==> design/flow/design.v <==
module ram_tester
#(
     parameter AXI_ID           = 0
)
(
     input          clk_i
    ,input          rst_i
    ,input          cfg_awvalid_i
    ,input  [31:0]  cfg_awaddr_i
    ,input          cfg_wvalid_i
    ,input  [31:0]  cfg_wdata_i
    ,input  [3:0]   cfg_wstrb_i
    ,input          cfg_bready_i
    ,input          cfg_arvalid_i
    ,input  [31:0]  cfg_araddr_i
    ,input          cfg_rready_i
    ,input          outport_awready_i
    ,input          outport_wready_i
    ,input          outport_bvalid_i
    ,input  [1:0]   outport_bresp_i
    ,input  [3:0]   outport_bid_i
    ,input          outport_arready_i
    ,input          outport_rvalid_i
    ,input  [31:0]  outport_rdata_i
    ,input  [1:0]   outport_rresp_i
    ,input  [3:0]   outport_rid_i
    ,input          outport_rlast_i
    ,output         cfg_awready_o
    ,output         cfg_wready_o
    ,output         cfg_bvalid_o
    ,output [1:0]   cfg_bresp_o
    ,output         cfg_arready_o
    ,output         cfg_rvalid_o
    ,output [31:0]  cfg_rdata_o
    ,output [1:0]   cfg_rresp_o
    ,output         outport_awvalid_o
    ,output [31:0]  outport_awaddr_o
    ,output [3:0]   outport_awid_o
    ,output [7:0]   outport_awlen_o
    ,output [1:0]   outport_awburst_o
    ,output         outport_wvalid_o
    ,output [31:0]  outport_wdata_o
    ,output [3:0]   outport_wstrb_o
    ,output         outport_wlast_o
    ,output         outport_bready_o
    ,output         outport_arvalid_o
    ,output [31:0]  outport_araddr_o
    ,output [3:0]   outport_arid_o
    ,output [7:0]   outport_arlen_o
    ,output [1:0]   outport_arburst_o
    ,output         outport_rready_o
);
reg awvalid_q;
reg wvalid_q;
wire wr_cmd_accepted_w  = (cfg_awvalid_i && cfg_awready_o) || awvalid_q;
wire wr_data_accepted_w = (cfg_wvalid_i  && cfg_wready_o)  || wvalid_q;
always @ (posedge clk_i or posedge rst_i)
if (rst_i)
    awvalid_q <= 1'b0;
else if (cfg_awvalid_i && cfg_awready_o && !wr_data_accepted_w)
    awvalid_q <= 1'b1;
else if (wr_data_accepted_w)
    awvalid_q <= 1'b0;
always @ (posedge clk_i or posedge rst_i)
if (rst_i)
    wvalid_q <= 1'b0;
else if (cfg_wvalid_i && cfg_wready_o && !wr_cmd_accepted_w)
    wvalid_q <= 1'b1;
else if (wr_cmd_accepted_w)
    wvalid_q <= 1'b0;
reg [7:0] wr_addr_q;
always @ (posedge clk_i or posedge rst_i)
if (rst_i)
    wr_addr_q <= 8'b0;
else if (cfg_awvalid_i && cfg_awready_o)
    wr_addr_q <= cfg_awaddr_i[7:0];
wire [7:0] wr_addr_w = awvalid_q ? wr_addr_q : cfg_awaddr_i[7:0];
reg [31:0] wr_data_q;
always @ (posedge clk_i or posedge rst_i)
if (rst_i)
    wr_data_q <= 32'b0;
else if (cfg_wvalid_i && cfg_wready_o)
    wr_data_q <= cfg_wdata_i;
wire [31:0] wr_data_w = wvalid_q ? wr_data_q : cfg_wdata_i;
wire read_en_w  = cfg_arvalid_i & cfg_arready_o;
wire write_en_w = wr_cmd_accepted_w && wr_data_accepted_w;
assign cfg_arready_o = ~cfg_rvalid_o;
assign cfg_awready_o = ~cfg_bvalid_o && ~cfg_arvalid_i && ~awvalid_q;
assign cfg_wready_o  = ~cfg_bvalid_o && ~cfg_arvalid_i && ~wvalid_q;
reg ram_test_cfg_wr_q;
always @ (posedge clk_i or posedge rst_i)
if (rst_i)
    ram_test_cfg_wr_q <= 1'b0;
else if (write_en_w && (wr_addr_w[7:0] == 8'h0))
    ram_test_cfg_wr_q <= 1'b1;
else
    ram_test_cfg_wr_q <= 1'b0;
reg [3:0]  ram_test_cfg_burst_len_q;
always @ (posedge clk_i or posedge rst_i)
if (rst_i)
    ram_test_cfg_burst_len_q <= 4'd0;
else if (write_en_w && (wr_addr_w[7:0] == 8'h0))
    ram_test_cfg_burst_len_q <= wr_data_w[31:28];
wire [3:0]  ram_test_cfg_burst_len_out_w = ram_test_cfg_burst_len_q;
reg        ram_test_cfg_read_q;
always @ (posedge clk_i or posedge rst_i)
if (rst_i)
    ram_test_cfg_read_q <= 1'd0;
else if (write_en_w && (wr_addr_w[7:0] == 8'h0))
    ram_test_cfg_read_q <= wr_data_w[8:8];
wire        ram_test_cfg_read_out_w = ram_test_cfg_read_q;
reg        ram_test_cfg_rnd_delay_q;
always @ (posedge clk_i or posedge rst_i)
if (rst_i)
    ram_test_cfg_rnd_delay_q <= 1'd0;
else if (write_en_w && (wr_addr_w[7:0] == 8'h0))
    ram_test_cfg_rnd_delay_q <= wr_data_w[7:7];
wire        ram_test_cfg_rnd_delay_out_w = ram_test_cfg_rnd_delay_q;
reg        ram_test_cfg_user_q;
always @ (posedge clk_i or posedge rst_i)
if (rst_i)
    ram_test_cfg_user_q <= 1'd0;
else if (write_en_w && (wr_addr_w[7:0] == 8'h0))
    ram_test_cfg_user_q <= wr_data_w[3:3];
else
    ram_test_cfg_user_q <= 1'd0;
wire        ram_test_cfg_user_out_w = ram_test_cfg_user_q;
reg        ram_test_cfg_incr_q;
always @ (posedge clk_i or posedge rst_i)
if (rst_i)
    ram_test_cfg_incr_q <= 1'd0;
else if (write_en_w && (wr_addr_w[7:0] == 8'h0))
    ram_test_cfg_incr_q <= wr_data_w[2:2];
else
    ram_test_cfg_incr_q <= 1'd0;
wire        ram_test_cfg_incr_out_w = ram_test_cfg_incr_q;
reg        ram_test_cfg_ones_q;
always @ (posedge clk_i or posedge rst_i)
if (rst_i)
    ram_test_cfg_ones_q <= 1'd0;
else if (write_en_w && (wr_addr_w[7:0] == 8'h0))
    ram_test_cfg_ones_q <= wr_data_w[1:1];
else
    ram_test_cfg_ones_q <= 1'd0;
wire        ram_test_cfg_ones_out_w = ram_test_cfg_ones_q;
reg        ram_test_cfg_zero_q;
always @ (posedge clk_i or posedge rst_i)
if (rst_i)
    ram_test_cfg_zero_q <= 1'd0;
else if (write_en_w && (wr_addr_w[7:0] == 8'h0))
    ram_test_cfg_zero_q <= wr_data_w[0:0];
else
    ram_test_cfg_zero_q <= 1'd0;
wire        ram_test_cfg_zero_out_w = ram_test_cfg_zero_q;
reg ram_test_base_wr_q;
always @ (posedge clk_i or posedge rst_i)
if (rst_i)
    ram_test_base_wr_q <= 1'b0;
else if (write_en_w && (wr_addr_w[7:0] == 8'h4))
    ram_test_base_wr_q <= 1'b1;
else
    ram_test_base_wr_q <= 1'b0;
reg [31:0]  ram_test_base_addr_q;
always @ (posedge clk_i or posedge rst_i)
if (rst_i)
    ram_test_base_addr_q <= 32'd0;
else if (write_en_w && (wr_addr_w[7:0] == 8'h4))
    ram_test_base_addr_q <= wr_data_w[31:0];
wire [31:0]  ram_test_base_addr_out_w = ram_test_base_addr_q;
reg ram_test_end_wr_q;
always @ (posedge clk_i or posedge rst_i)
if (rst_i)
    ram_test_end_wr_q <= 1'b0;
else if (write_en_w && (wr_addr_w[7:0] == 8'h8))
    ram_test_end_wr_q <= 1'b1;
else
    ram_test_end_wr_q <= 1'b0;
reg [31:0]  ram_test_end_addr_q;
always @ (posedge clk_i or posedge rst_i)
if (rst_i)
    ram_test_end_addr_q <= 32'd0;
else if (write_en_w && (wr_addr_w[7:0] == 8'h8))
    ram_test_end_addr_q <= wr_data_w[31:0];
wire [31:0]  ram_test_end_addr_out_w = ram_test_end_addr_q;
reg ram_test_sts_wr_q;
always @ (posedge clk_i or posedge rst_i)
if (rst_i)
    ram_test_sts_wr_q <= 1'b0;
else if (write_en_w && (wr_addr_w[7:0] == 8'hc))
    ram_test_sts_wr_q <= 1'b1;
else
    ram_test_sts_wr_q <= 1'b0;
reg ram_test_current_wr_q;
always @ (posedge clk_i or posedge rst_i)
if (rst_i)
    ram_test_current_wr_q <= 1'b0;
else if (write_en_w && (wr_addr_w[7:0] == 8'h10))
    ram_test_current_wr_q <= 1'b1;
else
    ram_test_current_wr_q <= 1'b0;
reg ram_test_write_wr_q;
always @ (posedge clk_i or posedge rst_i)
if (rst_i)
    ram_test_write_wr_q <= 1'b0;
else if (write_en_w && (wr_addr_w[7:0] == 8'h14))
    ram_test_write_wr_q <= 1'b1;
else
    ram_test_write_wr_q <= 1'b0;
reg [31:0]  ram_test_write_pattern_q;
always @ (posedge clk_i or posedge rst_i)
if (rst_i)
    ram_test_write_pattern_q <= 32'd0;
else if (write_en_w && (wr_addr_w[7:0] == 8'h14))
    ram_test_write_pattern_q <= wr_data_w[31:0];
wire [31:0]  ram_test_write_pattern_out_w = ram_test_write_pattern_q;
reg ram_test_time_wr_q;
always @ (posedge clk_i or posedge rst_i)
if (rst_i)
    ram_test_time_wr_q <= 1'b0;
else if (write_en_w && (wr_addr_w[7:0] == 8'h18))
    ram_test_time_wr_q <= 1'b1;
else
    ram_test_time_wr_q <= 1'b0;
reg ram_test_errors_wr_q;
always @ (posedge clk_i or posedge rst_i)
if (rst_i)
    ram_test_errors_wr_q <= 1'b0;
else if (write_en_w && (wr_addr_w[7:0] == 8'h1c))
    ram_test_errors_wr_q <= 1'b1;
else
    ram_test_errors_wr_q <= 1'b0;
reg ram_test_last_wr_q;
always @ (posedge clk_i or posedge rst_i)
if (rst_i)
    ram_test_last_wr_q <= 1'b0;
else if (write_en_w && (wr_addr_w[7:0] == 8'h20))
    ram_test_last_wr_q <= 1'b1;
else
    ram_test_last_wr_q <= 1'b0;
wire        ram_test_sts_busy_in_w;
wire [31:0]  ram_test_current_addr_in_w;
wire [31:0]  ram_test_time_cycles_in_w;
wire [31:0]  ram_test_errors_count_in_w;
wire [31:0]  ram_test_last_rd_data_in_w;
reg [31:0] data_r;
always @ *
begin
    data_r = 32'b0;
    case (cfg_araddr_i[7:0])
    8'h0:
    begin
        data_r[31:28] = ram_test_cfg_burst_len_q;
        data_r[8:8] = ram_test_cfg_read_q;
        data_r[7:7] = ram_test_cfg_rnd_delay_q;
    end
    8'h4:
    begin
        data_r[31:0] = ram_test_base_addr_q;
    end
    8'h8:
    begin
        data_r[31:0] = ram_test_end_addr_q;
    end
    8'hc:
    begin
        data_r[0:0] = ram_test_sts_busy_in_w;
    end
    8'h10:
    begin
        data_r[31:0] = ram_test_current_addr_in_w;
    end
    8'h14:
    begin
        data_r[31:0] = ram_test_write_pattern_q;
    end
    8'h18:
    begin
        data_r[31:0] = ram_test_time_cycles_in_w;
    end
    8'h1c:
    begin
        data_r[31:0] = ram_test_errors_count_in_w;
    end
    8'h20:
    begin
        data_r[31:0] = ram_test_last_rd_data_in_w;
    end
    default :
        data_r = 32'b0;
    endcase
end
reg rvalid_q;
always @ (posedge clk_i or posedge rst_i)
if (rst_i)
    rvalid_q <= 1'b0;
else if (read_en_w)
    rvalid_q <= 1'b1;
else if (cfg_rready_i)
    rvalid_q <= 1'b0;
assign cfg_rvalid_o = rvalid_q;
reg [31:0] rd_data_q;
always @ (posedge clk_i or posedge rst_i)
if (rst_i)
    rd_data_q <= 32'b0;
else if (!cfg_rvalid_o || cfg_rready_i)
    rd_data_q <= data_r;
assign cfg_rdata_o = rd_data_q;
assign cfg_rresp_o = 2'b0;
reg bvalid_q;
always @ (posedge clk_i or posedge rst_i)
if (rst_i)
    bvalid_q <= 1'b0;
else if (write_en_w)
    bvalid_q <= 1'b1;
else if (cfg_bready_i)
    bvalid_q <= 1'b0;
assign cfg_bvalid_o = bvalid_q;
assign cfg_bresp_o  = 2'b0;
wire [31:0] buffer_base_w     = {ram_test_base_addr_out_w[31:2], 2'b0};
wire [31:0] buffer_end_w      = {ram_test_end_addr_out_w[31:2],  2'b0};
wire [31:0] user_data_w       = ram_test_write_pattern_out_w;
wire        cfg_zero_w        = ram_test_cfg_zero_out_w;
wire        cfg_ones_w        = ram_test_cfg_ones_out_w;
wire        cfg_incr_w        = ram_test_cfg_incr_out_w;
wire        cfg_user_w        = ram_test_cfg_user_out_w;
wire        cfg_dly_w         = ram_test_cfg_rnd_delay_out_w;
wire        cfg_read_w        = ram_test_cfg_read_out_w;
wire        awvalid_w;
wire        arvalid_w;
wire [31:0] axaddr_w;
wire [7:0]  axlen_w;
wire        wvalid_w;
wire [31:0] wdata_w;
wire [3:0]  wstrb_w;
wire        wlast_w;
wire        accept_w;
reg [31:0]  current_addr_q;
reg [31:0]  outstanding_q;
reg         burst_q;
reg [7:0]   burst_cnt_q;
localparam STATE_W          = 3;
localparam STATE_IDLE       = 3'd0;
localparam STATE_ZERO       = 3'd1;
localparam STATE_ONES       = 3'd2;
localparam STATE_INCR       = 3'd3;
localparam STATE_USER       = 3'd4;
localparam STATE_WAIT       = 3'd5;
reg [STATE_W-1:0] state_q;
reg [STATE_W-1:0] next_state_r;
always @ *
begin
    next_state_r = state_q;
    case (state_q)
    STATE_IDLE :
    begin
        if (cfg_zero_w)
            next_state_r  = STATE_ZERO;
        else if (cfg_ones_w)
            next_state_r  = STATE_ONES;
        else if (cfg_incr_w)
            next_state_r  = STATE_INCR;
        else if (cfg_user_w)
            next_state_r  = STATE_USER;
    end
    STATE_ZERO, STATE_ONES, STATE_INCR, STATE_USER:
    begin
        if (current_addr_q == buffer_end_w && !burst_q)
            next_state_r = STATE_WAIT;
    end
    STATE_WAIT:
    begin
        if (outstanding_q == 32'd0)
            next_state_r = STATE_IDLE;
    end
    default :
       ;
    endcase
end
always @ (posedge clk_i or posedge rst_i)
if (rst_i)
    state_q <= STATE_IDLE;
else
    state_q <= next_state_r;
wire [3:0] rand_w;
ram_lfsr
#(
    .BITS(4),
    .N(16),
    .POLYNOMIAL(16'h8810)
)
u_rand
(
    .clk_i(clk_i),
    .rst_i(rst_i),
    .random_o(rand_w)
);
reg [31:0]  outstanding_r;
always @ *
begin
    outstanding_r = outstanding_q;
    if ((arvalid_w || awvalid_w) && accept_w)
        outstanding_r = outstanding_r + 32'd1;
    if (outport_bvalid_i && outport_bready_o)
        outstanding_r = outstanding_r - 32'd1;
    else if (outport_rvalid_i && outport_rlast_i && outport_rready_o)
        outstanding_r = outstanding_r - 32'd1;
end
always @ (posedge clk_i or posedge rst_i)
if (rst_i) 
    outstanding_q <= 32'b0;
else
    outstanding_q <= outstanding_r;
reg [3:0] delay_q;
always @ (posedge clk_i or posedge rst_i)
if (rst_i) 
    delay_q <= 4'b0;
else if ((awvalid_w || arvalid_w || wvalid_w) && accept_w)
    delay_q <= rand_w;
else if (delay_q != 4'b0)
    delay_q <= delay_q - 4'd1;
wire valid_w = (!cfg_dly_w || delay_q == 4'b0) &&
               (current_addr_q != buffer_end_w || burst_q) &&
               (state_q != STATE_IDLE && state_q != STATE_WAIT);
reg [7:0]   burst_length_r;
wire [31:0] remaining_w    = buffer_end_w - current_addr_q - 32'd4;
wire [31:0] remain_words_w = {2'b0, remaining_w[31:2]};
wire [31:0] max_words_w    = {28'b0, ram_test_cfg_burst_len_out_w};
always @ *
begin
    burst_length_r = 8'b0;
    if (remain_words_w > max_words_w)
        burst_length_r = max_words_w[7:0];
    else if (remain_words_w[7:0] == 8'd1 || 
             remain_words_w[7:0] == 8'd3 ||
             remain_words_w[7:0] == 8'd7)
        burst_length_r = remain_words_w[7:0];
end
wire [31:0] length_bytes_w = {22'b0, burst_length_r + 8'd1, 2'b0};
assign axlen_w = burst_length_r;
always @ (posedge clk_i or posedge rst_i)
if (rst_i) 
    burst_q <= 1'b0;
else if (awvalid_w && accept_w && axlen_w != 8'b0)
    burst_q <= 1'b1;
else if (wvalid_w && accept_w && burst_cnt_q == 8'b0)
    burst_q <= 1'b0;
always @ (posedge clk_i or posedge rst_i)
if (rst_i) 
    burst_cnt_q <= 8'b0;
else if (awvalid_w && accept_w)
    burst_cnt_q <= axlen_w - 8'd1;
else if (wvalid_w && accept_w)
    burst_cnt_q <= burst_cnt_q - 8'd1;
always @ (posedge clk_i or posedge rst_i)
if (rst_i) 
    current_addr_q <= 32'b0;
else if ((state_q == STATE_IDLE) && (next_state_r != STATE_IDLE))
    current_addr_q <= buffer_base_w;
else if (state_q != STATE_IDLE && (awvalid_w || arvalid_w) && accept_w)
    current_addr_q <= {current_addr_q[31:2], 2'b0} + length_bytes_w;
assign awvalid_w                  = valid_w & ~burst_q & ~cfg_read_w;
assign arvalid_w                  = valid_w & cfg_read_w;
assign axaddr_w                   = current_addr_q;
assign ram_test_current_addr_in_w = current_addr_q;
reg [31:0] write_data_q;
reg        cfg_inc_q;
always @ (posedge clk_i or posedge rst_i)
if (rst_i) 
    cfg_inc_q <= 1'b0;
else if (state_q == STATE_IDLE && next_state_r == STATE_INCR)
    cfg_inc_q <= 1'b1;
else if (state_q == STATE_IDLE)
    cfg_inc_q <= 1'b0;
always @ (posedge clk_i or posedge rst_i)
if (rst_i) 
    write_data_q <= 32'b0;
else if ((state_q == STATE_IDLE) && (next_state_r != STATE_IDLE))
begin
    if (next_state_r == STATE_ONES)
        write_data_q <= 32'hFFFFFFFF;
    else if (next_state_r == STATE_INCR)
        write_data_q <= 32'h33221100;
    else if (next_state_r == STATE_USER)
        write_data_q <= user_data_w;
    else
        write_data_q <= 32'b0;
end
else if (cfg_inc_q && wvalid_w && accept_w)
    write_data_q <= write_data_q + 32'h44444444;
else if (cfg_inc_q && outport_rvalid_i && outport_rready_o)
    write_data_q <= write_data_q + 32'h44444444;
assign wvalid_w = (burst_q | awvalid_w) & valid_w;
assign wdata_w  = write_data_q;
assign wstrb_w  = 4'hF;
assign wlast_w  = burst_q ? (burst_cnt_q == 8'd0) : (axlen_w == 8'd0);
reg [31:0] error_count_q;
always @ (posedge clk_i or posedge rst_i)
if (rst_i) 
    error_count_q <= 32'b0;
else if ((state_q == STATE_IDLE) && (next_state_r != STATE_IDLE))
    error_count_q <= 32'b0;
else if (outport_rvalid_i && outport_rready_o && outport_rdata_i != write_data_q)
    error_count_q <= error_count_q + 32'd1;
assign ram_test_errors_count_in_w = error_count_q;
reg [31:0] last_data_q;
always @ (posedge clk_i or posedge rst_i)
if (rst_i) 
    last_data_q <= 32'b0;
else if ((state_q == STATE_IDLE) && (next_state_r != STATE_IDLE))
    last_data_q <= 32'b0;
else if (outport_rvalid_i && outport_rready_o)
    last_data_q <= outport_rdata_i;
assign ram_test_last_rd_data_in_w = last_data_q;
reg [31:0] cycles_q;
always @ (posedge clk_i or posedge rst_i)
if (rst_i) 
    cycles_q <= 32'b0;
else if ((state_q == STATE_IDLE) && (next_state_r != STATE_IDLE))
    cycles_q <= 32'b0;
else if (state_q != STATE_IDLE)
    cycles_q <= cycles_q + 32'd1;
assign ram_test_time_cycles_in_w = cycles_q - 32'd2;  
wire        axi_valid_w;
wire        axi_awvalid_w;
wire        axi_arvalid_w;
wire        axi_wvalid_w;
wire        axi_pop_w;
generic_fifo
#(
     .WIDTH(1+1+32+8+1+32+4+1)
    ,.DEPTH(8)
    ,.ADDR_W(3)
)
u_request
(
     .clk_i(clk_i)
    ,.rst_i(rst_i)
    ,.push_i(awvalid_w | arvalid_w | wvalid_w)
    ,.data_in_i({awvalid_w, arvalid_w, axaddr_w, axlen_w, wvalid_w, wdata_w, wstrb_w, wlast_w})
    ,.accept_o(accept_w)
    ,.valid_o(axi_valid_w)
    ,.data_out_o({axi_awvalid_w, axi_arvalid_w, outport_awaddr_o, outport_awlen_o, 
                  axi_wvalid_w, outport_wdata_o, outport_wstrb_o, outport_wlast_o})
    ,.pop_i(axi_pop_w)
);
reg axi_awvalid_q;
reg axi_wvalid_q;
always @ (posedge clk_i or posedge rst_i)
if (rst_i) 
    axi_awvalid_q <= 1'b0;
else if (outport_awvalid_o && outport_awready_i && (outport_wvalid_o && !outport_wready_i))
    axi_awvalid_q <= 1'b1;
else if (axi_pop_w)
    axi_awvalid_q <= 1'b0;
always @ (posedge clk_i or posedge rst_i)
if (rst_i) 
    axi_wvalid_q <= 1'b0;
else if (outport_wvalid_o && outport_wready_i && (outport_awvalid_o && !outport_awready_i))
    axi_wvalid_q <= 1'b1;
else if (axi_pop_w)
    axi_wvalid_q <= 1'b0;
assign outport_awvalid_o = axi_valid_w & axi_awvalid_w & ~axi_awvalid_q;
assign outport_awid_o    = AXI_ID;
assign outport_awburst_o = 2'b01;
assign outport_wvalid_o  = axi_valid_w & axi_wvalid_w  & ~axi_wvalid_q;
assign outport_bready_o  = 1'b1;
assign outport_arvalid_o = axi_valid_w & axi_arvalid_w;
assign outport_arid_o    = AXI_ID;
assign outport_araddr_o  = outport_awaddr_o;
assign outport_arlen_o   = outport_awlen_o;
assign outport_arburst_o = outport_awburst_o;
assign outport_rready_o  = 1'b1;
assign axi_pop_w = (outport_arvalid_o   && outport_arready_i) ||
                   (((outport_awvalid_o && outport_awready_i) || axi_awvalid_q || !axi_awvalid_w) &&
                    ((outport_wvalid_o  && outport_wready_i)  || axi_wvalid_q || !axi_wvalid_w) && !axi_arvalid_w);
assign ram_test_sts_busy_in_w = (state_q != STATE_IDLE);
endmodule
module ram_lfsr
#(
  parameter POLYNOMIAL = 4'h9,
  parameter N          = 4,
  parameter BITS       = 4
)
(
  input  clk_i,
  input  rst_i,
  output [BITS-1:0] random_o
);
reg [N-1:0] data_q;
reg [N-1:0] data_next_r;
reg         feedback_r;
integer i;
always @* 
begin
  data_next_r = data_q;
  for (i=0; i<BITS; i=i+1)
  begin
    feedback_r  = ^( POLYNOMIAL & data_next_r);
    data_next_r = {data_next_r[N-2:0], ~feedback_r};
  end
end
always @ (posedge clk_i or posedge rst_i)
if (rst_i) 
    data_q <= 'b0;
else
    data_q <= data_next_r;
assign random_o = data_q[N-1:N-BITS];
endmodule
module generic_fifo
#(
    parameter WIDTH   = 8,
    parameter DEPTH   = 4,
    parameter ADDR_W  = 2
)
(
     input               clk_i
    ,input               rst_i
    ,input  [WIDTH-1:0]  data_in_i
    ,input               push_i
    ,input               pop_i
    ,output [WIDTH-1:0]  data_out_o
    ,output              accept_o
    ,output              valid_o
);
localparam COUNT_W = ADDR_W + 1;
reg [WIDTH-1:0]   ram_q[DEPTH-1:0];
reg [ADDR_W-1:0]  rd_ptr_q;
reg [ADDR_W-1:0]  wr_ptr_q;
reg [COUNT_W-1:0] count_q;
always @ (posedge clk_i or posedge rst_i)
if (rst_i)
begin
    count_q   <= {(COUNT_W) {1'b0}};
    rd_ptr_q  <= {(ADDR_W) {1'b0}};
    wr_ptr_q  <= {(ADDR_W) {1'b0}};
end
else
begin
    if (push_i & accept_o)
    begin
        ram_q[wr_ptr_q] <= data_in_i;
        wr_ptr_q        <= wr_ptr_q + 1;
    end
    if (pop_i & valid_o)
        rd_ptr_q      <= rd_ptr_q + 1;
    if ((push_i & accept_o) & ~(pop_i & valid_o))
        count_q <= count_q + 1;
    else if (~(push_i & accept_o) & (pop_i & valid_o))
        count_q <= count_q - 1;
end
/*verilator lint_off WIDTH*/
assign valid_o       = (count_q != 0);
assign accept_o      = (count_q != DEPTH);
/*verilator lint_on WIDTH*/
assign data_out_o    = ram_q[rd_ptr_q];
endmodule
==> design/flow/run.sh <==
#!/bin/bash
# the make line also repeats each setting of config.mk as NAME=value (left out here)
make -C /OpenROAD-flow-scripts/flow DESIGN_CONFIG=/design/flow/config.mk WORK_HOME=/design/flow/orfs CLKGATE_MAP_FILE= finish
==> design/flow/config.mk <==
export PLATFORM = sky130hd
export DESIGN_NAME = ram_tester
export DESIGN_NICKNAME = ram_tester
export VERILOG_FILES = /design/flow/design.v
export SDC_FILE = /design/flow/constraint.sdc
export NUM_CORES = 4
export LEC_CHECK = 0
export CAP_MARGIN = 20
export CELL_PAD_IN_SITES_DETAIL_PLACEMENT = 1
export CORE_MARGIN = 2
export CORE_UTILIZATION = 69
export CTS_CLUSTER_SIZE = 50
export MAX_ROUTING_LAYER = met5
export SLEW_MARGIN = 20
==> design/flow/constraint.sdc <==
create_clock -name core_clock -period 10.0 [get_ports {clk_i}]
set_input_delay 2.0000 -clock core_clock [delete_from_list [all_inputs] [get_ports {clk_i}]]
set_output_delay 2.0000 -clock core_clock [all_outputs]
set_load 0.01 [all_outputs]
==> reports/metrics.csv, run 1 <==
metric,value,unit
status,aborted with a tool error,
lastStage,clock tree synthesis,
firstError,[ERROR DPL-0033] detailed placement checks failed during check placement.,
synth-main-ff-cell,edfxtp_1,
top_area_cell,edfxtp_1,
count_of_library_flops_with_an_enable_pin,592,
yosysCellCount,4062,
die_width,265.9,um
syn_area,0.04733,mm2
synthAdderAreaFrac,0.02718,
area_leaders,"edfxtp_1 38%, dfrtp_1 22%, mux2_2 4.2%, nor2_1 3.0%, nand2_1 2.9%",
ys_types,84,
core_area,0.06823,mm2
total_die_size,0.07070,mm2
ys_sh_mux,0.06001,
yosysChipArea,0.04733,mm2
portbufs,241,
yosys.area.top_type_share,0.3756,
postSynth.asyncResetShare,0.4133,
die_h,265.9,um
synth.yosys.seq_area_share,0.5961,
number_of_core_rows,96,
dp_hpwl,116400,um
common_cells,"592 x edfxtp_1, 417 x dfrtp_1, 377 x nor2_1, 364 x nand2_1, 253 x a21oi_1",
synthesis.instances,4062,
numPlacedInstances,4983,
synth_dominant_cell_count,edfxtp_1,
fp-utilization,0.6937,
logic_family,AND-OR/OR-AND gates,
synth-simple-area-share,0.1140,
ys.flops,1009,
syn_avg_cell_area,11.65,um2
gp_congestion,0.9784,
post_synth_xor_area_fraction,0.03905,
yosysWarningCount,4,
placement.cell_area,0.05017,mm2
pin_count,332,
synth.cellmix.compoundShare,0.1210,
[stage by stage]
step / util / setup slack (ns) / hold WS (ns)
after floorplan: - / 2.376 / 0.3312
after global placement: 0.7354 / 2.049 / 0.3315
after detailed placement: 0.7354 / 1.577 / 0.3363
==> run 2, diff against run 1 <==
Settings changed: ABC_AREA set to 1, CAP_MARGIN 20 to 5, CELL_PAD_IN_SITES_DETAIL_PLACEMENT 1 to not set, CORE_UTILIZATION 69 to 72, CTS_CLUSTER_SIZE 50 to 88, MAX_ROUTING_LAYER met5 to not set, PLACE_DENSITY set to 0.39, SETUP_SLACK_MARGIN set to -0.52, TNS_END_PERCENT set to 15.
Clock period 10.0 ns to 5.53 ns, I/O delays scaled along.
==> reports/metrics.csv, run 2 <==
metric,value,unit
status,finished with violations,
checkFailReasons,setup timing,
crit_start,current_addr_q[4]$_DFFE_PP0P_,
area_leaders,"edfxtp_1 36%, dfrtp_1 21%, nand2_1 9.1%, inv_1 4.6%, o21ai_0 3.7%",
dp_hpwl,103700,um
power.net_switching,12150,uW
worst_setup_path_endpoint,current_addr_q[28]$_DFFE_PP0P_,
antenna_violations_before_repair,3,
worst_slack,-0.3671,ns
required,6.10,ns
die_width,265,um
power.combinational.fraction,0.430,
worst_slew_pin_slew,1.280,ns
pin_count,332,
synth-simple-area-share,0.1839,
hold_end,u_rand.data_q[4]$_DFF_PP0_,
final_util,0.8480,
postCtsHoldBufs,0,
number_of_core_rows,95,
dr.pass1.iters,7,
layout_skew,0.03822,ns
synthesis.instances,5108,
synth.cellmix.compoundShare,0.1061,
critPathArrivalTime,6.47,ns
insertion_delay,0.70,ns
timing_worst_setup_path_type,flop to flop,
log.warning_count,113,
ctsRootBufferMaster,clkbuf_16,
drt-wirelength-per-cell,24.52,um
grt_use_total,0.4456,
pre_cts_slack,-0.5689,ns
grt_pass1_vias,40233,
critical-path-slowest-cell,dfrtp_1,
yosysCellCount,5108,
portbufs,241,
yosysWarningCount,4,
clk_path_buf_depth,3,
timing.final.max_slew_violations,0,
tritoncts,built,
top_pwr_grp,combinational cells,
finalWirelength,157900,um
ys.flops,1009,
gp_congestion,1.038,
placement.cell_area,0.05353,mm2
fin_crit_sh,1.066,
finalHoldViolCount,0,
worst-r2r-cell-count,40,
cp_slowest_stage_delay,0.42,ns
route.vias.total,41723,
startpoint_type,flop,
hold_class,flop to flop,
gr-total-overflow,0,
setup.reg_to_reg.worst_slack,-0.37,ns
seq_power_share,0.344,
top_area_cell,edfxtp_1,
synth.yosys.seq_area_share,0.5752,
synth-main-ff-cell,edfxtp_1,
final_period_minus_worst_setup_slack,5.897,ns
finalNetCount,5738,
yosys.area.top_type_share,0.3624,
synth_dominant_cell_count,nand2_1,
critical_path_peak_fanout,4,
drc,0,
syn_avg_cell_area,9.602,um2
endpoint_kind,flop,
grt_start_max_net_pins,182,
detailedRoute.firstIterationViolations,6354,
netSwitchingFraction,0.4016,
die_h,265,um
r2r-end,current_addr_q[28]$_DFFE_PP0P_,
yosysChipArea,0.04905,mm2
drv.max_cap_violation_count,0,
critical_path.most_common_cell,nand2_1,
fin_cells,6439,
count_of_library_flops_with_an_enable_pin,592,
power.ir.vdd_worst,0.3573,mV
comb_power,13000,uW
internal-power,18090,uW
reg2reg_from,current_addr_q[4]$_DFFE_PP0P_,
numCtsBuffers,97,
max_clock_freq,169.6,MHz
report.power.total,30240,uW
fin_area,0.05705,mm2
power.density,530.1,mW/mm2
syn_area,0.04905,mm2
cts_num_sinks,1009,
setup-violations-final,14,
logic_family,simple AND/OR/NAND/NOR gates,
ys_types,75,
post_drt_via_cell_ratio,6.480,
cp.depth,40,
numPlacedInstances,6245,
cts_max_level,3,
pg_seq,10400,uW
clk_pin_slew_worst_paths,0.07,ns
max_slew_margin,0.1374,
grt_first_pass_wirelength,234800,um
timing.critical_path.buf_inv,7,
area_growth_syn_to_layout,16.31,%
p_clk,6840,uW
common_cells,"1185 x nand2_1, 603 x inv_1, 592 x edfxtp_1, 417 x dfrtp_1, 393 x nor2_1",
synthAdderAreaFrac,0.02622,
ys_sh_mux,0.006607,
post_synth_xor_area_fraction,0.02806,
total_die_size,0.07023,mm2
ant_nets,0,
whs_path_depth,0,
fp-utilization,0.7290,
critical_path.top_delay_family,simple AND/OR/NAND/NOR gates,
postSynth.asyncResetShare,0.4133,
timing.hold.worst.start,u_rand.data_q[0]$_DFF_PP0_,
core_area,0.06728,mm2
p_clk_frac,0.226,
power.static_leakage,0.02374,uW
run 2: layer usage:
| layer | track usage | part of all wire |
|---|---|---|
| met5 | 0.0006930 | 0.00022 |
| met4 | 0.2884 | 0.074 |
| met3 | 0.1152 | 0.12 |
| met2 | 0.7033 | 0.46 |
| met1 | 0.5500 | 0.34 |
run 2: cell type report:
cell class                      count  area (um2)
Tap cell                          873        1092
Antenna cell                        2       5.005
Clock buffer                      136        2755
Clock inverter                     47       498.0
Timing Repair Buffer              474        4432
Inverter                          614        2313
Fill cell                        3700       10230
Sequential cell                  1009       28210
Multi-Input combinational cell   3284       17740
run 2: what timing repair did:
action                                  in CTS  in global routing
pin swaps                                    0                 17
gates resized                                3                 42
endpoints found under the setup margin       7                 17
setup buffers                                0                  8
run 2: per-stage QoR:
stage / hold slack [ns] / setup TNS [ns]
floorplan: 0.3312 / -2850.61
global placement: 0.3329 / -2.592
detailed placement: 0.3347 / -6.071
CTS: 0.3460 / -5.373
global route: 0.3705 / -8.923
finish: 0.3458 / -2.975
==> run 3, diff against run 2 <==
Settings changed: ABC_AREA 1 to not set, CAP_MARGIN 5 to 20, CELL_PAD_IN_SITES_DETAIL_PLACEMENT set to 1, CELL_PAD_IN_SITES_GLOBAL_PLACEMENT set to 2, CORE_ASPECT_RATIO set to 1.3, CORE_MARGIN 2 to 6, CORE_UTILIZATION 72 to 37, CTS_CLUSTER_DIAMETER set to 73, CTS_CLUSTER_SIZE 88 to not set, GPL_ROUTABILITY_DRIVEN set to 0, GPL_TIMING_DRIVEN set to 1, MAX_ROUTING_LAYER set to met5, MIN_ROUTING_LAYER set to met1, PLACE_DENSITY 0.39 to 0.42, SETUP_SLACK_MARGIN -0.52 to not set, SLEW_MARGIN 20 to 40, TNS_END_PERCENT 15 to not set.
Clock period 5.53 ns to 6.5 ns, I/O delays scaled along.
==> reports/metrics.csv, run 3 <==
metric,value,unit
max_slew_margin,0.3758,
grt_first_pass_wirelength,245400,um
power.density,525.6,mW/mm2
clk_path_buf_depth,3,
report.power.total,30450,uW
final_util,0.4569,
critical_path.most_common_cell,buf_4,
ys_sh_mux,0.06001,
netSwitchingFraction,0.3959,
hold_class,flop to flop,
internal-power,18390,uW
post_drt_via_cell_ratio,5.521,
power.net_switching,12050,uW
cp_slowest_stage_delay,0.55,ns
synth-main-ff-cell,edfxtp_1,
worst_setup_path_endpoint,current_addr_q[9]$_DFFE_PP0P_,
dp_hpwl,119100,um
setup_tns,0,ns
common_cells,"592 x edfxtp_1, 417 x dfrtp_1, 377 x nor2_1, 364 x nand2_1, 253 x a21oi_1",
synthAdderAreaFrac,0.02718,
syn_avg_cell_area,11.65,um2
endpoint_kind,flop,
die_width,325.7,um
grt_pass1_vias,35721,
clk_pin_slew_worst_paths,0.06,ns
timing.critical_path.buf_inv,8,
grt_start_max_net_pins,128,
insertion_delay,0.74,ns
detailedRoute.firstIterationViolations,2610,
route.vias.total,34387,
yosys.area.top_type_share,0.3756,
core_area,0.1268,mm2
fp-utilization,0.3733,
fin_crit_sh,0.9830,
crit_start,current_addr_q[27]$_DFFE_PP0P_,
top_area_cell,edfxtp_1,
cts_max_level,3,
synth_dominant_cell_count,edfxtp_1,
setup-violations-final,0,
dr.pass1.iters,9,
seq_area,0.02822,mm2
final_period_minus_worst_setup_slack,6.389,ns
finalNetCount,4734,
layout_skew,0.06919,ns
drt-wirelength-per-cell,27.31,um
drv.max_cap_violation_count,0,
fin_area,0.05792,mm2
logic_family,AND-OR/OR-AND gates,
cts_num_sinks,1009,
finalHoldViolCount,0,
grt_use_total,0.2398,
syn_area,0.04733,mm2
critical-path-slowest-cell,or4_4,
cp.depth,30,
area_growth_syn_to_layout,22.39,%
timing_worst_setup_path_type,flop to flop,
synth.yosys.seq_area_share,0.5961,
tritoncts,built,
power.combinational.fraction,0.465,
synth-simple-area-share,0.1140,
p_clk,6510,uW
critical_path_peak_fanout,2,
area_leaders,"edfxtp_1 38%, dfrtp_1 22%, mux2_2 4.2%, nor2_1 3.0%, nand2_1 2.9%",
total_die_size,0.1367,mm2
ant_nets,0,
r2r-end,current_addr_q[9]$_DFFE_PP0P_,
portbufs,241,
startpoint_type,flop,
max_clock_freq,156.5,MHz
worst-r2r-cell-count,30,
power.ir.vdd_worst,0.2376,mV
count_of_library_flops_with_an_enable_pin,592,
synthesis.instances,4062,
log.warning_count,114,
worst_slew_pin_slew,0.9103,ns
finalWirelength,170100,um
power.static_leakage,0.02201,uW
placement.cell_area,0.05314,mm2
drc,0,
die_h,419.8,um
critPathArrivalTime,6.97,ns
postCtsHoldBufs,0,
critical_path.top_delay_family,simple AND/OR/NAND/NOR gates,
grt_setup_unrepaired,true,
synth.cellmix.compoundShare,0.1210,
timing.hold.worst.start,u_rand.data_q[7]$_DFF_PP0_,
ctsRootBufferMaster,clkbuf_16,
timing.hold.ws,0.3475,ns
number_of_core_rows,149,
antenna_violations_before_repair,10,
reg2reg_from,current_addr_q[27]$_DFFE_PP0P_,
numCtsBuffers,104,
status,timing/DRC/antenna clean,
ys.flops,1009,
layout.filler_cells,13277,
ys_types,84,
seq_power_share,0.321,
hold_end,u_rand.data_q[11]$_DFF_PP0_,
required,7.08,ns
pg_seq,9760,uW
whs_path_depth,0,
post_synth_xor_area_fraction,0.03905,
gr-total-overflow,0,
yosysCellCount,4062,
yosysWarningCount,4,
p_clk_frac,0.214,
postSynth.asyncResetShare,0.4133,
top_pwr_grp,combinational cells,
layout.area.comb,0.01830,mm2
timing.final.max_slew_violations,0,
pin_count,332,
setup.reg_to_reg.worst_slack,0.11,ns
yosysChipArea,0.04733,mm2
comb_power,14200,uW
==> run 3: what timing repair did <==
action	CTS	global route
pin swaps	15	44
resized	42	92
endpoints found under the setup margin	22	22
buffers inserted	10	13
==> run 3: final cells by class <==
cell class | count | share of cell area
well taps | 1661 | 0.03588
multi-input cells | 2651 | 0.3160
flip-flops and latches | 1009 | 0.4872
inverters | 154 | 0.01009
clock buffers | 146 | 0.05169
repair buffers | 556 | 0.08606
clock inverters | 48 | 0.01296
diodes | 3 | 0.0001296
==> run 3: per-stage QoR <==
step,worst slack (ns),cells
2_1_floorplan,-0.4235,4121
3_3_place_gp,-0.3191,6003
3_5_place_dp,-0.4358,6006
4_1_cts,0.02900,6210
5_1_grt,-0.08500,6225
6_report,0.1108,6228
==> run 3: per-layer routing <==
metal,part of all wire,vias to the layer above,track usage
met1,0.41,17748,0.2946
met3,0.035,210,0.02620
met5,0.000076,-,0
li1,-,15707,-
met4,0.036,2,0.07819
met2,0.52,720,0.4420
==> run 4, diff against run 3 <==
Settings changed: CELL_PAD_IN_SITES_DETAIL_PLACEMENT 1 to not set, CELL_PAD_IN_SITES_GLOBAL_PLACEMENT 2 to not set, CORE_ASPECT_RATIO 1.3 to not set, CORE_MARGIN 6 to 2, CORE_UTILIZATION 37 to 68, CTS_CLUSTER_DIAMETER 73 to not set, GPL_ROUTABILITY_DRIVEN 0 to not set, GPL_TIMING_DRIVEN 1 to not set, MAX_ROUTING_LAYER met5 to not set, MIN_ROUTING_LAYER met1 to not set, PLACE_DENSITY 0.42 to not set, SLEW_MARGIN 40 to 20.
Clock period 6.5 ns to 14.2 ns, I/O delays scaled along.
==> reports/metrics.csv, run 4 <==
metric,value,unit
pin_count,332,
synth-simple-area-share,0.1140,
grt_pass1_vias,32760,
ant_nets,0,
placement.cell_area,0.05020,mm2
timing.final.max_slew_violations,0,
count_of_library_flops_with_an_enable_pin,592,
top_area_cell,edfxtp_1,
ctsRootBufferMaster,clkbuf_16,
detailedRoute.firstIterationViolations,4498,
ys_types,84,
logic_family,AND-OR/OR-AND gates,
crit_start,current_addr_q[2]$_DFFE_PP0P_,
synth.yosys.seq_area_share,0.5961,
postCtsHoldBufs,0,
top_pwr_grp,combinational cells,
die_h,267.8,um
syn_area,0.04733,mm2
numCtsBuffers,99,
area_growth_syn_to_layout,13.06,%
core_area,0.06871,mm2
post_drt_via_cell_ratio,6.580,
p_clk_frac,0.214,
timing_worst_setup_path_type,flop to flop,
yosysCellCount,4062,
common_cells,"592 x edfxtp_1, 417 x dfrtp_1, 377 x nor2_1, 364 x nand2_1, 253 x a21oi_1",
final_period_minus_worst_setup_slack,8.429,ns
setup_tns,0,ns
postSynth.asyncResetShare,0.4133,
hold_end,u_rand.data_q[4]$_DFF_PP0_,
fin_area,0.05351,mm2
number_of_core_rows,96,
insertion_delay,0.67,ns
cp.depth,26,
die_width,267.8,um
drt-wirelength-per-cell,25.25,um
status,timing/DRC/antenna clean,
cp_slowest_stage_delay,0.86,ns
setup.reg_to_reg.worst_slack,5.77,ns
post_cts.resized_instances,0,
dr.pass1.iters,10,
layout.filler_cells,4386,
yosysChipArea,0.04733,mm2
clk_path_buf_depth,3,
whs_path_depth,0,
total_die_size,0.07172,mm2
worst-r2r-cell-count,26,
power.net_switching,4863,uW
portbufs,241,
synth-main-ff-cell,edfxtp_1,
log.warning_count,108,
fp-utilization,0.6888,
gr-total-overflow,0,
layout.area.comb,0.01748,mm2
fin_crit_sh,0.5936,
finalNetCount,4460,
r2r-end,current_addr_q[23]$_DFFE_PP0P_,
pg_seq,4540,uW
critical_path.top_delay_family,AND-OR/OR-AND gates,
max_clock_freq,118.6,MHz
layout_skew,0.02041,ns
syn_avg_cell_area,11.65,um2
synth.cellmix.compoundShare,0.1210,
dp_hpwl,85930,um
critPathArrivalTime,8.94,ns
clk_pin_slew_worst_paths,0.06,ns
critical_path_peak_fanout,12,
synth_dominant_cell_count,edfxtp_1,
timing.critical_path.buf_inv,2,
route.vias.total,34339,
yosys.area.top_type_share,0.3756,
area_leaders,"edfxtp_1 38%, dfrtp_1 22%, mux2_2 4.2%, nor2_1 3.0%, nand2_1 2.9%",
reg2reg_from,current_addr_q[2]$_DFFE_PP0P_,
ys_sh_mux,0.06001,
synthAdderAreaFrac,0.02718,
power.ir.vdd_worst,0.1504,mV
finalHoldViolCount,0,
gp_congestion,0.9587,
setup-violations-final,0,
grt_setup_unrepaired,false,
startpoint_type,flop,
tritoncts,built,
ys.flops,1009,
drv.max_cap_violation_count,0,
yosysWarningCount,4,
cts_max_level,3,
timing.hold.worst.start,u_rand.data_q[0]$_DFF_PP0_,
critical-path-slowest-cell,o2111ai_1,
internal-power,7475,uW
grt_use_total,0.3669,
seq_power_share,0.368,
worst_setup_path_endpoint,current_addr_q[23]$_DFFE_PP0P_,
power.density,230.6,mW/mm2
grt_first_pass_wirelength,196700,um
comb_power,5150,uW
drc,0,
power.combinational.fraction,0.417,
max_slew_margin,0.2646,
post-cts-setup-buffers,0,
worst_slew_pin_slew,1.103,ns
grt_start_max_net_pins,153,
netSwitchingFraction,0.3941,
finalWirelength,131800,um
endpoint_kind,flop,
synthesis.instances,4062,
n_antenna_cell,0,
hold_class,flop to flop,
cts_num_sinks,1009,
seq_area,0.02822,mm2
antenna_violations_before_repair,2,
critical_path.most_common_cell,a21oi_1,
post_synth_xor_area_fraction,0.03905,
required,14.71,ns
power.static_leakage,0.02037,uW
final_util,0.7788,
p_clk,2640,uW
==> run 4: layout make-up <==
cell class	count	share of cell area
Sequential cell	1009	0.5273
Tap cell	931	0.02177
Inverter	154	0.01087
Clock buffer	137	0.05142
Multi-Input combinational cell	2651	0.3268
Timing Repair Buffer	287	0.05205
Clock inverter	50	0.009798
==> run 4: per-layer routing <==
| metal | track usage | vias up | part of all wire |
|---|---|---|---|
| met2 | 0.5826 | 1883 | 0.47 |
| met3 | 0.07367 | 356 | 0.097 |
| li1 | - | 15168 | - |
| met4 | 0.1812 | 0 | 0.052 |
| met5 | 0 | - | 0 |
| met1 | 0.4886 | 16932 | 0.38 |
==> run 4: per-stage QoR <==
stage,setup slack [ns],hold WS [ns],std cells,total power (uW)
floorplan,5.736,0.3312,4121,7685
global placement,6.118,0.3324,5031,9485
detailed placement,6.083,0.3347,5031,9612
CTS,5.939,0.3479,5218,12260
global route,5.526,0.3608,5219,12930
finish,5.771,0.3457,5219,12340
==> run 5, diff against run 4 <==
Settings changed: ABC_AREA set to 0, CELL_PAD_IN_SITES_DETAIL_PLACEMENT set to 2, CELL_PAD_IN_SITES_GLOBAL_PLACEMENT set to 1, CORE_ASPECT_RATIO set to 1.67, CORE_UTILIZATION 68 to 37, CTS_CLUSTER_DIAMETER set to 340, GPL_ROUTABILITY_DRIVEN set to 1, GPL_TIMING_DRIVEN set to 0, MIN_ROUTING_LAYER set to met1, PLACE_DENSITY set to 0.68.
Clock period 14.2 ns to 6.02 ns, I/O delays scaled along.
==> reports/metrics.csv, run 5 <==
metric,value,unit
status,finished with violations,
checkFailReasons,setup timing,
cp.depth,29,
ys_types,84,
drv.max_cap_violation_count,0,
setup.reg_to_reg.worst_slack,-1.40,ns
power.density,609.0,mW/mm2
syn_avg_cell_area,11.65,um2
log.warning_count,107,
max_slew_margin,0.1859,
ant_nets,0,
pin_count,332,
detailedRoute.firstIterationViolations,4619,
yosysWarningCount,4,
report.power.total,35710,uW
logic_family,AND-OR/OR-AND gates,
endpoint_kind,flop,
synth.yosys.seq_area_share,0.5961,
finalHoldViolCount,0,
grt_setup_unrepaired,true,
top_area_cell,edfxtp_1,
power.static_leakage,0.02202,uW
numPlacedInstances,6012,
critPathArrivalTime,8.08,ns
dp_hpwl,146600,um
reg2reg_from,ram_test_end_addr_q[16]$_DFFE_PP0P_,
p_clk_frac,0.199,
worst_slack,-1.402,ns
synthAdderAreaFrac,0.02718,
gr-total-overflow,0,
layout.filler_cells,12546,
dr.pass1.iters,9,
pre_cts_slack,-3.053,ns
cts_max_level,3,
crit_start,ram_test_end_addr_q[16]$_DFFE_PP0P_,
worst_setup_path_endpoint,current_addr_q[29]$_DFFE_PP0P_,
synth.cellmix.compoundShare,0.1210,
synthesis.instances,4062,
number_of_core_rows,169,
fp-utilization,0.3730,
portbufs,239,
timing.final.max_slew_violations,0,
required,6.68,ns
die_width,280.8,um
yosysChipArea,0.04733,mm2
worst-r2r-cell-count,29,
top_pwr_grp,combinational cells,
power.ir.vdd_worst,0.3244,mV
critical_path.top_delay_family,simple AND/OR/NAND/NOR gates,
synth-simple-area-share,0.1140,
ctsRootBufferMaster,clkbuf_16,
netSwitchingFraction,0.4513,
ys.flops,1009,
area_growth_syn_to_layout,23.89,%
area_leaders,"edfxtp_1 38%, dfrtp_1 22%, mux2_2 4.2%, nor2_1 3.0%, nand2_1 2.9%",
postCtsHoldBufs,0,
critical_path.most_common_cell,ha_4,
hold_end,u_rand.data_q[10]$_DFF_PP0_,
synth-main-ff-cell,edfxtp_1,
final_period_minus_worst_setup_slack,7.422,ns
pg_seq,11000,uW
ys_sh_mux,0.06001,
synth_dominant_cell_count,edfxtp_1,
setup-violations-final,31,
clk_path_buf_depth,3,
fin_area,0.05864,mm2
yosysCellCount,4062,
syn_area,0.04733,mm2
max_clock_freq,134.7,MHz
worst_slew_pin_slew,1.221,ns
tritoncts,built,
fin_crit_sh,1.233,
grt_use_total,0.3449,
critical_path_peak_fanout,4,
grt_pass1_vias,43630,
power.net_switching,16110,uW
power.combinational.fraction,0.494,
post_synth_xor_area_fraction,0.03905,
p_clk,7110,uW
drc,0,
layout_skew,0.08827,ns
internal-power,19590,uW
hold_class,flop to flop,
grt_first_pass_wirelength,322200,um
die_h,466.2,um
layout.area.comb,0.01857,mm2
numCtsBuffers,101,
r2r-end,current_addr_q[29]$_DFFE_PP0P_,
post_drt_via_cell_ratio,6.413,
count_of_library_flops_with_an_enable_pin,592,
startpoint_type,flop,
insertion_delay,0.81,ns
grt_start_max_net_pins,40,
timing_worst_setup_path_type,flop to flop,
timing.hold.worst.start,u_rand.data_q[6]$_DFF_PP0_,
drt-wirelength-per-cell,37.23,um
timing.critical_path.buf_inv,5,
whs_path_depth,0,
route.vias.total,40599,
gp_congestion,1.001,
core_area,0.1269,mm2
placement.cell_area,0.05271,mm2
finalWirelength,235700,um
seq_power_share,0.307,
cts_num_sinks,1009,
common_cells,"592 x edfxtp_1, 417 x dfrtp_1, 377 x nor2_1, 364 x nand2_1, 253 x a21oi_1",
finalNetCount,4861,
antenna_violations_before_repair,28,
cp_slowest_stage_delay,0.57,ns
comb_power,17600,uW
critical-path-slowest-cell,or4_4,
seq_area,0.02834,mm2
total_die_size,0.1309,mm2
fin_cells,6331,
postSynth.asyncResetShare,0.4133,
clk_pin_slew_worst_paths,0.07,ns
yosys.area.top_type_share,0.3756,
==> run 5: cell type report <==
cell class                 count  area share
multi-input combinational   2651      0.3168
sequential                  1009      0.4833
antenna                       16   0.0006828
clock inverter                68     0.01417
tap                         1624     0.03465
inverter                     154     0.01011
buffer                       298     0.02584
clock buffer                 123     0.04658
timing repair buffer         388     0.06786
==> run 5: layer usage <==
layer,GRT usage,routed length (um),up-vias
li1,-,-,15966
met1,0.3563,76760,20711
met2,0.5811,113100,2725
met3,0.1104,22460,1175
met4,0.2614,23230,22
met5,0,175,-
==> run 5: timing repair <==
item | CTS | global route
pin swaps | 81 | 51
buffers inserted | 115 | 29
setup endpoints to repair | 241 | 152
gates resized | 293 | 96
==> run 5: per-stage QoR <==
| stage | hold WS [ns] | util | setup TNS (ns) |
|---|---|---|---|
| 4_1_cts | 0.3528 | 0.4579 | -4.975 |
| 3_3_place_gp | 0.3343 | 0.4100 | -2788.38 |
| 3_5_place_dp | 0.3395 | 0.4154 | -244.34 |
| 5_1_grt | 0.3648 | 0.4619 | -36.37 |
| 2_1_floorplan | 0.3312 | - | -340.14 |
| 6_report | 0.3481 | 0.4622 | -32.26 |
==> run 6, diff against run 5 <==
Settings changed: ABC_AREA 0 to 1, CAP_MARGIN 20 to 0, CELL_PAD_IN_SITES_DETAIL_PLACEMENT 2 to not set, CELL_PAD_IN_SITES_GLOBAL_PLACEMENT 1 to not set, CORE_ASPECT_RATIO 1.67 to not set, CORE_UTILIZATION 37 to 71, CTS_CLUSTER_DIAMETER 340 to 38, CTS_CLUSTER_SIZE set to 31, GPL_ROUTABILITY_DRIVEN 1 to not set, GPL_TIMING_DRIVEN 0 to not set, MIN_ROUTING_LAYER met1 to not set, PLACE_DENSITY 0.68 to not set.
Clock period 6.02 ns to 7.64 ns, I/O delays scaled along.
==> reports/metrics.csv, run 6 <==
metric,value,unit
ant_nets,0,
yosysWarningCount,4,
yosysCellCount,5108,
logic_family,simple AND/OR/NAND/NOR gates,
hold_class,flop to flop,
die_width,266.8,um
crit_start,current_addr_q[3]$_DFFE_PP0P_,
netSwitchingFraction,0.3900,
ys_types,75,
setup-violations-final,0,
synth_dominant_cell_count,nand2_1,
status,timing/DRC/antenna clean,
log.warning_count,110,
power.static_leakage,0.02345,uW
cp_slowest_stage_delay,0.53,ns
hold_end,u_rand.data_q[11]$_DFF_PP0_,
r2r-end,current_addr_q[30]$_DFFE_PP0P_,
fin_crit_sh,0.9181,
synthAdderAreaFrac,0.02622,
post-cts-setup-buffers,0,
report.power.total,22400,uW
setup.reg_to_reg.worst_slack,0.63,ns
critical_path_peak_fanout,11,
cts_max_level,4,
fp-utilization,0.7164,
die_h,266.8,um
ys_sh_mux,0.006607,
drv.max_cap_violation_count,0,
worst_slew_pin_slew,1.223,ns
power.ir.vdd_worst,0.4924,mV
timing.critical_path.buf_inv,4,
numCtsBuffers,131,
pg_seq,7710,uW
timing_worst_setup_path_type,flop to flop,
grt_setup_unrepaired,false,
worst_setup_path_endpoint,current_addr_q[30]$_DFFE_PP0P_,
cp.depth,36,
detailedRoute.firstIterationViolations,4900,
top_pwr_grp,combinational cells,
synthesis.instances,5108,
seq_power_share,0.344,
clk_path_buf_depth,3,
grt_pass1_vias,38400,
power.net_switching,8736,uW
synth.yosys.seq_area_share,0.5752,
antenna_violations_before_repair,4,
insertion_delay,0.74,ns
area_growth_syn_to_layout,15.68,%
total_die_size,0.07120,mm2
fin_cells,6332,
yosysChipArea,0.04905,mm2
finalNetCount,5601,
gp_congestion,0.9936,
timing.final.max_slew_violations,0,
finalHoldViolCount,0,
dp_hpwl,96620,um
timing.hold.worst.start,u_rand.data_q[7]$_DFF_PP0_,
critical-path-slowest-cell,dfrtp_1,
syn_avg_cell_area,9.602,um2
area_leaders,"edfxtp_1 36%, dfrtp_1 21%, nand2_1 9.1%, inv_1 4.6%, o21ai_0 3.7%",
tritoncts,built,
p_clk,6320,uW
cts_num_sinks,1009,
gr-total-overflow,0,
layout_skew,0.04817,ns
whs_path_depth,0,
power.density,394.8,mW/mm2
grt_first_pass_wirelength,222300,um
critical_path.top_delay_family,simple AND/OR/NAND/NOR gates,
required,8.27,ns
post_synth_xor_area_fraction,0.02806,
post_drt_via_cell_ratio,6.313,
startpoint_type,flop,
dr.pass1.iters,9,
comb_power,8370,uW
p_clk_frac,0.282,
number_of_core_rows,96,
synth.cellmix.compoundShare,0.1061,
ctsRootBufferMaster,clkbuf_16,
seq_area,0.02821,mm2
count_of_library_flops_with_an_enable_pin,592,
yosys.area.top_type_share,0.3624,
layout.filler_cells,3927,
grt_start_max_net_pins,172,
top_area_cell,edfxtp_1,
critical_path.most_common_cell,nand2_1,
synth-simple-area-share,0.1839,
final_period_minus_worst_setup_slack,7.014,ns
syn_area,0.04905,mm2
ys.flops,1009,
worst-r2r-cell-count,36,
common_cells,"1185 x nand2_1, 603 x inv_1, 592 x edfxtp_1, 417 x dfrtp_1, 393 x nor2_1",
endpoint_kind,flop,
max_slew_margin,0.1761,
postSynth.asyncResetShare,0.4133,
power.combinational.fraction,0.374,
drc,0,
finalWirelength,148200,um
max_clock_freq,142.6,MHz
route.vias.total,39976,
pin_count,332,
core_area,0.06847,mm2
grt_use_total,0.4181,
layout.area.comb,0.01759,mm2
clk_pin_slew_worst_paths,0.07,ns
portbufs,241,
drt-wirelength-per-cell,23.41,um
synth-main-ff-cell,edfxtp_1,
internal-power,13670,uW
numPlacedInstances,6092,
critPathArrivalTime,7.64,ns
reg2reg_from,current_addr_q[3]$_DFFE_PP0P_,
run 6: layer usage:
layer  vias to the layer above  part of all wire  global-route usage
met3                       534              0.12              0.1022
met2                      2674              0.47              0.6562
met4                         8             0.062              0.2440
met1                     18969              0.35              0.5338
met5                         -           0.00045                   0
li1                      17791                 -                   -
run 6: what timing repair did:
action	in CTS	in global routing
setup endpoints to repair	0	1
hold buffers	0	0
resized	0	1
hold endpoints to repair	0	0
run 6: per-stage QoR:
| step | cell area, um2 | TNS, ns | hold slack (ns) | setup slack [ns] | util |
|---|---|---|---|---|---|
| floorplan | 49330 | -758.66 | 0.3312 | -2.472 | - |
| global placement | 52190 | 0 | 0.3318 | 0.8573 | 0.7622 |
| detailed placement | 52190 | 0 | 0.3373 | 0.7138 | 0.7622 |
| CTS | 56720 | 0 | 0.3536 | 0.7080 | 0.8284 |
| global route | 56730 | 0 | 0.3620 | 0.08023 | 0.8286 |
| finish | 56740 | 0 | 0.3506 | 0.6256 | 0.8287 |
run 6: cell type report:
cell class                 instances  area share
inverter                         614     0.04078
antenna                            2  0.00008821
multi-input combinational       3284      0.3100
sequential                      1009      0.4972
timing repair buffer             303     0.05249
clock inverter                    89     0.01972
clock buffer                     149     0.06020
tap                              882     0.01945
==> run 7, diff against run 6 <==
Settings changed: CAP_MARGIN 0 to 20, CORE_ASPECT_RATIO set to 1.33, CORE_UTILIZATION 71 to 72, CTS_CLUSTER_DIAMETER 38 to 385, CTS_CLUSTER_SIZE 31 to 100, PLACE_DENSITY set to 0.41.
Clock period 7.64 ns to 3.59 ns, I/O delays scaled along.
==> reports/metrics.csv, run 7 <==
metric,value,unit
portbufs,241,
yosysCellCount,5108,
ys.flops,1009,
yosysWarningCount,4,
fp-utilization,0.7258,
yosys.area.top_type_share,0.3624,
area_leaders,"edfxtp_1 36%, dfrtp_1 21%, nand2_1 9.1%, inv_1 4.6%, o21ai_0 3.7%",
total_die_size,0.07025,mm2
common_cells,"1185 x nand2_1, 603 x inv_1, 592 x edfxtp_1, 417 x dfrtp_1, 393 x nor2_1",
synth.yosys.seq_area_share,0.5752,
synthesis.instances,5108,
syn_avg_cell_area,9.602,um2
dp_hpwl,118700,um
post_synth_xor_area_fraction,0.02806,
synth-simple-area-share,0.1839,
grt_use_total,0.8007,
pin_count,332,
ys_sh_mux,0.006607,
core_area,0.06758,mm2
synthAdderAreaFrac,0.02622,
status,aborted with a tool error,
synth.cellmix.compoundShare,0.1061,
postSynth.asyncResetShare,0.4133,
logic_family,simple AND/OR/NAND/NOR gates,
ys_types,75,
synth_dominant_cell_count,nand2_1,
cts_num_sinks,1009,
synth-main-ff-cell,edfxtp_1,
gr-total-overflow,11,
postCtsHoldBufs,0,
clk_path_buf_depth,3,
cts_max_level,1,
lastStage,global routing,
placement.cell_area,0.05514,mm2
count_of_library_flops_with_an_enable_pin,592,
firstError,[ERROR GRT-0232] Routing congestion too high. Check the congestion heatmap in the GUI.,
numPlacedInstances,6454,
yosysChipArea,0.04905,mm2
die_width,230.3,um
top_area_cell,edfxtp_1,
die_h,305,um
syn_area,0.04905,mm2
numCtsBuffers,14,
ctsRootBufferMaster,clkbuf_16,
gp_congestion,1.034,
number_of_core_rows,110,
run 7: through the flow:
stage                     hold WS (ns)  worst slack, ns  utilization  power (uW)
after floorplan                 0.3312           -5.712            -       26770
after global placement          0.3346           -2.179       0.8160       35910
after detailed placement        0.3388           -2.392       0.8160       36890
after CTS                       0.3958           -1.991       0.8714       44300
run 7: what timing repair did:
action	4_1_cts
setup endpoints to repair	203
setup buffers	126
endpoints found under the hold margin	0
pin swaps	129
gates cloned	18
resized	784
run 7: metal layers:
metal,GRT overflow,GRT usage
met1,1,0.7937
met5,0,0.5174
met2,3,0.9263
met4,3,0.7497
met3,4,0.7127
==> run 8, diff against run 7 <==
Settings changed: CORE_ASPECT_RATIO 1.33 to not set, CTS_CLUSTER_DIAMETER 385 to not set, CTS_CLUSTER_SIZE 100 to 88, PLACE_DENSITY 0.41 to 0.39, TNS_END_PERCENT set to 15.
Clock period 3.59 ns to 8.32 ns, I/O delays scaled along.
==> reports/metrics.csv, run 8 <==
metric,value,unit
pre_cts_slack,1.236,ns
tritoncts,built,
timing.final.max_slew_violations,0,
critical-path-slowest-cell,dfrtp_1,
layout_skew,0.05010,ns
log.warning_count,110,
cp.depth,39,
synth.cellmix.compoundShare,0.1061,
post_drt_via_cell_ratio,6.398,
worst_setup_path_endpoint,current_addr_q[31]$_DFFE_PP0P_,
ant_nets,0,
top_area_cell,edfxtp_1,
required,8.85,ns
count_of_library_flops_with_an_enable_pin,592,
pg_seq,7180,uW
portbufs,241,
critical_path.top_delay_family,simple AND/OR/NAND/NOR gates,
top_pwr_grp,combinational cells,
yosysWarningCount,4,
power.static_leakage,0.02285,uW
antenna_violations_before_repair,3,
drt-wirelength-per-cell,23.61,um
area_growth_syn_to_layout,12.97,%
insertion_delay,0.69,ns
max_clock_freq,136.2,MHz
p_clk,4700,uW
clk_pin_slew_worst_paths,0.06,ns
cts_num_sinks,1009,
critPathArrivalTime,7.87,ns
die_h,265,um
yosysChipArea,0.04905,mm2
yosysCellCount,5108,
grt_pass1_vias,38580,
ys_types,75,
power.ir.vdd_worst,0.2579,mV
critical_path.most_common_cell,nand2_1,
seq_power_share,0.370,
ctsRootBufferMaster,clkbuf_16,
route.vias.total,40048,
postSynth.asyncResetShare,0.4133,
timing.hold.worst.start,u_rand.data_q[0]$_DFF_PP0_,
fp-utilization,0.7290,
comb_power,7520,uW
synth_dominant_cell_count,nand2_1,
endpoint_kind,flop,
post_synth_xor_area_fraction,0.02806,
r2r-end,current_addr_q[31]$_DFFE_PP0P_,
finalHoldViolCount,0,
power.density,350.2,mW/mm2
drc,0,
core_area,0.06728,mm2
crit_start,current_addr_q[4]$_DFFE_PP0P_,
fin_crit_sh,0.8824,
drv.max_cap_violation_count,0,
max_slew_margin,0.1857,
ys.flops,1009,
timing.critical_path.buf_inv,5,
synthAdderAreaFrac,0.02622,
p_clk_frac,0.242,
logic_family,simple AND/OR/NAND/NOR gates,
hold_end,u_rand.data_q[4]$_DFF_PP0_,
report.power.total,19410,uW
timing_worst_setup_path_type,flop to flop,
grt_setup_unrepaired,false,
total_die_size,0.07023,mm2
worst_slack,0.9783,ns
worst_slew_pin_slew,1.209,ns
syn_avg_cell_area,9.602,um2
internal-power,11730,uW
post-cts-setup-buffers,0,
synth-main-ff-cell,edfxtp_1,
post_cts.resized_instances,0,
setup-violations-final,0,
grt_start_max_net_pins,164,
yosys.area.top_type_share,0.3624,
grt_use_total,0.4210,
dp_hpwl,96740,um
synth-simple-area-share,0.1839,
power.net_switching,7680,uW
reg2reg_from,current_addr_q[4]$_DFFE_PP0P_,
syn_area,0.04905,mm2
numCtsBuffers,100,
cp_slowest_stage_delay,0.61,ns
power.combinational.fraction,0.388,
startpoint_type,flop,
critical_path_peak_fanout,12,
detailedRoute.firstIterationViolations,5394,
clk_path_buf_depth,3,
timing.hold.ws,0.3419,ns
synth.yosys.seq_area_share,0.5752,
common_cells,"1185 x nand2_1, 603 x inv_1, 592 x edfxtp_1, 417 x dfrtp_1, 393 x nor2_1",
pin_count,332,
grt_first_pass_wirelength,223000,um
status,timing/DRC/antenna clean,
synthesis.instances,5108,
ys_sh_mux,0.006607,
die_width,265,um
cts_max_level,3,
worst-r2r-cell-count,39,
whs_path_depth,0,
netSwitchingFraction,0.3958,
gr-total-overflow,0,
setup.reg_to_reg.worst_slack,0.98,ns
area_leaders,"edfxtp_1 36%, dfrtp_1 21%, nand2_1 9.1%, inv_1 4.6%, o21ai_0 3.7%",
number_of_core_rows,95,
final_period_minus_worst_setup_slack,7.342,ns
postCtsHoldBufs,0,
hold_class,flop to flop,
dr.pass1.iters,8,
setup_tns,0,ns
finalWirelength,147700,um
gp_congestion,1.004,
final_util,0.8236,
finalNetCount,5558,
[run 8: stage by stage]
step | cell area (um2) | instances
CTS | 55390 | 6256
finish | 55410 | 6259
detailed placement | 51960 | 6070
global placement | 51960 | 6070
floorplan | 49310 | 5167
global route | 55400 | 6257
[run 8: per-layer routing]
| metal | GRT usage | wire, um |
|---|---|---|
| met4 | 0.2507 | 9713 |
| met3 | 0.09410 | 17230 |
| met5 | 0 | 13 |
| met2 | 0.6611 | 68080 |
| met1 | 0.5427 | 52710 |
[run 8: area by class of cell]
type,instances,area [um2]
Sequential cell,1009,28210
Multi-Input combinational cell,3284,17560
Fill cell,3919,11870
Timing Repair Buffer,291,2804
Clock buffer,129,2764
Inverter,614,2313
Tap cell,873,1092
Clock inverter,57,660.6
Antenna cell,2,5.005
Power figures rest on the tool's default switching activity, not on a simulated workload.
